maple:
## gioco
module gioco(
	i_ani_stb,														 
	i_clk,															 
	i_rst,															 
	i_animate,														 
	i_dx, 															 
	i_sx,																 
	i_start,															 
	o_x1_pal, o_x2_pal,											 
	o_y1_pal, o_y2_pal,
	o_x1_nav, o_x2_nav,											 
	o_y1_nav, o_y2_nav,
	bri1,bri2,bri3,bri4,bri5,bri6,bri7,bri8,bri9,bri10, 
	ok, ko,															 
	ff_life															 
);
Size: ~2600 cells after synthesis, about 77 flip-flops, about 100 I/O pins, about 15000 µm² of cells after synthesis.
Settings: LEC_CHECK=0, ABC_AREA=1, CAP_MARGIN=20, CORE_MARGIN=2, CORE_UTILIZATION=72, GPL_ROUTABILITY_DRIVEN=0, PLACE_DENSITY_LB_ADDON=0.02, SLEW_MARGIN=25; clock period 10.9 ns.
run.sh (not shown) runs the stock make flow with config.mk's settings and CLKGATE_MAP_FILE=.
The log for maple ends in 3_5_place_dp with error DPL-0033, so the run never completed.
Inputs modified between maple and onyx:
Settings: PLACE_DENSITY_LB_ADDON now 0.28, was 0.02; CTS_CLUSTER_SIZE now 36, previously not set; SLEW_MARGIN now 30, was 25; ABC_AREA no longer set, was 1; GPL_ROUTABILITY_DRIVEN no longer set, was 0; the clock period (ns, I/O delays scaled along) now 16.2, was 10.9.
Results
- Die height, maple and onyx: higher on maple
- The run showing the greater post-synthesis adder-cell area fraction is onyx.
- Diff maple and onyx: number of cells produced by synthesis higher in maple
- Between maple and onyx, the flow reports total nets after synthesis decreasing by more than 10%.
- Compared with maple, onyx shows area share of and/or/nand/nor cells after synthesis lower by 14 points.
- onyx did not finish; the tool stopped in 5_1_grt with error GRT-0232.
- Row chip area from the yosys synthesis statistics: onyx lower / maple higher
- onyx vs. maple: netlist area before placement went down by 5.7%.
- Per the comparison of onyx with maple, average size of a mapped cell has increased, die area has decreased.
Edits applied to the flow inputs when going from onyx to indigo:
Settings: a change of CTS_CLUSTER_SIZE from 36 to 35; a deleted PLACE_DENSITY_LB_ADDON that had been 0.28; a change of SLEW_MARGIN from 30 to 20; a change of CORE_UTILIZATION from 72 to 68.
==> comparison <==
No crash in indigo: every stage finished, but the layout fails its final checks due to setup timing.
Changes observed in indigo relative to onyx: post-synthesis register bit count ~0 delta; horizontal die dimension higher; placer's final routability congestion estimate went down 7.9%; number of rows in the core area now sits higher.
Chip area, indigo vs onyx: up by a few percent
Comparing indigo and onyx, the higher core utilization at floorplan is on onyx.
Summary of indigo over onyx: area of the core increased by 7.1% relative to the old numbers, total of cells resized after clock tree synthesis decreased by 29% relative to the old numbers, cell count after placement increased by 64 relative to the old numbers.
--- input diff indigo..cedar ---
Settings: CORE_ASPECT_RATIO newly set to 0.5; CTS_CLUSTER_SIZE removed (was 35); CORE_UTILIZATION changed from 68 to 65; the clock period (ns, I/O delays scaled along) changed from 16.2 to 24.0.
[summary]
- cedar finished all stages; the layout is clean.
- When cedar is set beside indigo, its cell area turns out to be 10% smaller.
- Against indigo, worst hold slack in cedar came out worse.
- The more densely filled core belongs to indigo, not cedar.
- Looking at power, cedar sits below indigo.
- Comparing met1 demand-to-capacity share in global routing for indigo and cedar, the bigger number came from cedar.

gioco again, from the RTL that the note above started with.
export LEC_CHECK = 0
export ABC_AREA = 1
export CAP_MARGIN = 35
export CORE_MARGIN = 2
export CORE_UTILIZATION = 72
export CTS_CLUSTER_DIAMETER = 366
export CTS_CLUSTER_SIZE = 10
export GPL_ROUTABILITY_DRIVEN = 0
export PLACE_DENSITY = 0.42
export SLEW_MARGIN = 20
export TNS_END_PERCENT = 10
create_clock -name core_clock -period 13.0 [get_ports {i_clk}]
The starting point never finished: it broke off in 3_5_place_dp.
Change:
ABC_AREA = default   (was 1)
CAP_MARGIN = 20   (was 35)
CORE_UTILIZATION = 9   (was 72)
CTS_CLUSTER_DIAMETER = default   (was 366)
CTS_CLUSTER_SIZE = default   (was 10)
GPL_ROUTABILITY_DRIVEN = default   (was 0)
PLACE_DENSITY = default   (was 0.42)
TNS_END_PERCENT = default   (was 10)
clock period = 30.7 ns   (was 13.0 ns; I/O delays follow)
Effect:
- This time the run completed with no timing, DRC or antenna violations
- synthesized area falls by about 6%
- die size came out higher to 7.3 times its value
- synthesized cell count fell by about 23%
Change:
CORE_MARGIN = 5   (was 2)
CORE_UTILIZATION = 64   (was 9)
clock period = 24.0 ns   (was 30.7 ns; I/O delays follow)
What happened: The new run finished with timing, DRC and antenna clean; cell area drops by 13%; via count climbs by 4.2%; global-route usage climbs by 34 points; power climbs by 31%; clock skew hardly moves.
Change:
CELL_PAD_IN_SITES_GLOBAL_PLACEMENT = 3   (was default)
CORE_MARGIN = 2   (was 5)
CORE_UTILIZATION = 40   (was 64)
CTS_CLUSTER_DIAMETER = 188   (was default)
CTS_CLUSTER_SIZE = 100   (was default)
What happened: The changed run finished with timing, DRC and antenna clean. Worst hold slack gets worse by 0.0093 ns. Design area is higher by 1.8%. Critical path depth stays the same. Final cell count is higher by 8.0%. Routed wire length is higher by 9.2%.
Change:
CELL_PAD_IN_SITES_GLOBAL_PLACEMENT = default   (was 3)
CTS_CLUSTER_DIAMETER = default   (was 188)
CTS_CLUSTER_SIZE = default   (was 100)
clock period = 21.6 ns   (was 24.0 ns; I/O delays follow)
The new run went through all stages and came out clean.
Power is higher by a little under a tenth.
Routed wire length came out lower slightly.
Utilization is about the same.
Change:
CORE_UTILIZATION = 68   (was 40)
CTS_CLUSTER_SIZE = 40   (was default)
clock period = 16.9 ns   (was 21.6 ns; I/O delays follow)
This time the run reached the layout checks and failed them: setup timing.
Sequential share of layout area fell by 0.71 points.
Sequential cell count is unchanged.
Clock-buffer cell count rose by 1.
Via count rose by 9.8%.
Synthesized cell count stays the same.
Cell area rose by 8.2%.
Power is estimated from default activity; no workload was simulated.
